Design ULA_LCD, start of the top module:
module ULA_LCD(clk, rst, rs, rw, en, dados, SOMA, SUBT, MULT, IGUAL, A, B, sinalA, sinalB);
For scale: about 8700 cells after synthesis, roughly 35 I/O pins.
Settings: LEC_CHECK=0, CAP_MARGIN=25, CELL_PAD_IN_SITES_DETAIL_PLACEMENT=1, CELL_PAD_IN_SITES_GLOBAL_PLACEMENT=1, CORE_ASPECT_RATIO=0.53, CORE_MARGIN=2, CORE_UTILIZATION=52, GPL_ROUTABILITY_DRIVEN=0, GPL_TIMING_DRIVEN=0, SETUP_SLACK_MARGIN=5.0, SLEW_MARGIN=25, TNS_END_PERCENT=100; clock period 173.0 ns.
run.sh (not shown) runs the stock make flow with config.mk's settings and CLKGATE_MAP_FILE=.
The first run ran to the end with no violations.
==> next run, changes <==
- CAP_MARGIN: 25 -> 20
- CELL_PAD_IN_SITES_DETAIL_PLACEMENT: 1 -> not set
- CELL_PAD_IN_SITES_GLOBAL_PLACEMENT: 1 -> not set
- CORE_ASPECT_RATIO: 0.53 -> not set
- CORE_UTILIZATION: 52 -> 71
- GPL_ROUTABILITY_DRIVEN: 0 -> not set
- GPL_TIMING_DRIVEN: 0 -> not set
- SETUP_SLACK_MARGIN: 5.0 -> not set
- SLEW_MARGIN: 25 -> 20
- TNS_END_PERCENT: 100 -> not set
- clock period: 173.0 -> 126.0 ns (I/O delays scaled with it)
=> The changed run ran to the end with no violations. Count of clock-buffer cells in the layout went down by 7. Final area went down by a few percent.
==> next run, changes <==
- CORE_UTILIZATION: 71 -> 65
- MAX_ROUTING_LAYER: not set -> met4
- clock period: 126.0 -> 90.9 ns (I/O delays scaled with it)
The changed run finished but fails on negative setup slack.
Routed wire length climbs by 12%.
Count of clock-buffer cells in the layout climbs by 2.
Via count climbs by 5.9%.
Core utilization climbs by 0.92 points.
First-iteration DRC count climbs by 28%.
Setup slack got worse by 9.4 ns.
Non-clock buffer count climbs by 567.
Cell count climbs by 6.4%.
Synthesized cell count is unchanged.
Global-route usage hardly moves.
==> next run, changes <==
- CORE_UTILIZATION: 65 -> 50
- MAX_ROUTING_LAYER: met4 -> not set
- clock period: 90.9 -> 63.4 ns (I/O delays scaled with it)
Result: The new run ran to the end with violations: negative setup slack. Die area came out higher by 30%. Wire length came out higher by 16%. Global-route usage came out lower by 4.2 points. Final cell count came out higher by 32%.

---

Starting RTL as in the previous note.
make LEC_CHECK=0 ABC_AREA=1 CAP_MARGIN=20 CORE_MARGIN=2 CORE_UTILIZATION=40 SLEW_MARGIN=20 TNS_END_PERCENT=20 finish   # period 120.0 ns
The baseline passed the timing, design-rule and antenna checks.
Next try:
- CORE_UTILIZATION: 40 -> 71
- TNS_END_PERCENT: 20 -> not set
- clock period: 120.0 -> 106.0 ns (I/O delays scaled with it)
What happened: Wire length shrinks by 5.3%; sequential share of layout area barely changes; worst setup slack gets worse by 12 ns; design area decreases by 1.6%; via count rose by 5.9%; synthesized area is unchanged; register-to-register slack degrades by 16 ns; cell count shrinks by 6.6%; global-route usage came out higher by 17 points; first-iteration DRC count is higher by 62%.

---

## build 25
Starting RTL as in the previous note.
make LEC_CHECK=0 ABC_AREA=1 CAP_MARGIN=20 CORE_MARGIN=2 CORE_UTILIZATION=72 CTS_CLUSTER_DIAMETER=226 CTS_CLUSTER_SIZE=32 MAX_ROUTING_LAYER=met4 SLEW_MARGIN=20 finish   # period 66.6 ns
Build 25 did not run to completion, as it errored out during 5_1_grt.
Changes in build 78 relative to build 25:
Settings: CTS_CLUSTER_SIZE no longer set, was 32; CTS_CLUSTER_DIAMETER no longer set, was 226; MAX_ROUTING_LAYER no longer set, was met4; CORE_UTILIZATION now 66, was 72; ABC_AREA no longer set, was 1; the clock period (ns, I/O delays scaled along) now 96.2, was 66.6.
### Flow results
- Against build 25, build 78 reports a sequential share of the synthesized area that is higher.
- Taking build 25 over build 78, the cell total after placement ratio works out to 1.5.
- Build 78 completed; timing, DRC and antenna clean
- Looking at synthesis area per yosys, build 78 sits 11% below build 25.
- Build 78 vs build 25: vertical die dimension down in build 78
#### Input delta (build 36 over build 78)
Settings: SETUP_SLACK_MARGIN newly set to 5.0; CORE_UTILIZATION changed from 66 to 40; the clock period (ns, I/O delays scaled along) changed from 96.2 to 114.0.
### Flow results
On setup clock skew after layout, build 36 and build 78 are basically level. Against build 78, build 36 comes in about 1.8% lower on combined area of the multi-input logic cells. Diff build 36 and build 78: cell area lower in build 36.
Relative to build 36, the following input files were edited for build 30:
Settings: clearing SETUP_SLACK_MARGIN, which used to be 5.0; swapping 40 for 71 in CORE_UTILIZATION; putting ABC_AREA at 1 where nothing was set; swapping 114.0 for 79.4 in the clock period (ns, I/O delays scaled along).
### Flow results
Comparing build 30 and build 36, the lower wire length was measured on build 36.
Build 30 packs its core more tightly than build 36.
From build 36 to build 30 the numbers moved as follows: final area higher; global-route usage higher.
Diff build 30 and build 36: met1 layer usage reported by global route lower in build 36
NOTE non-clock buffer count build 36->build 30 increased by more than a quarter
Modified inputs, build 58 compared to build 30
Settings: a change of CORE_UTILIZATION from 71 to 40; a deleted ABC_AREA that had been 1; a change of the clock period (ns, I/O delays scaled along) from 79.4 to 120.0.
--- outcome ---
- The run with more routed wire is build 30, not build 58.
- Build 58 vs build 30, main kind of combinational logic by area: AND-OR/OR-AND gates vs simple AND/OR/NAND/NOR gates
- | final standard cell area without fillers | higher: build 30 |
- Core utilization of the finished layout was higher in the run labelled build 30.
- The initial core utilization number comes out higher for build 30 vs build 58.
- Summary of build 58 over build 30: smallest setup slack after layout went up 3.93 ns, sum of buffers and inverters on the critical path decreased 49, final HPWL from detailed placement dropped 15 mm, number of well-tap cells placed +751.
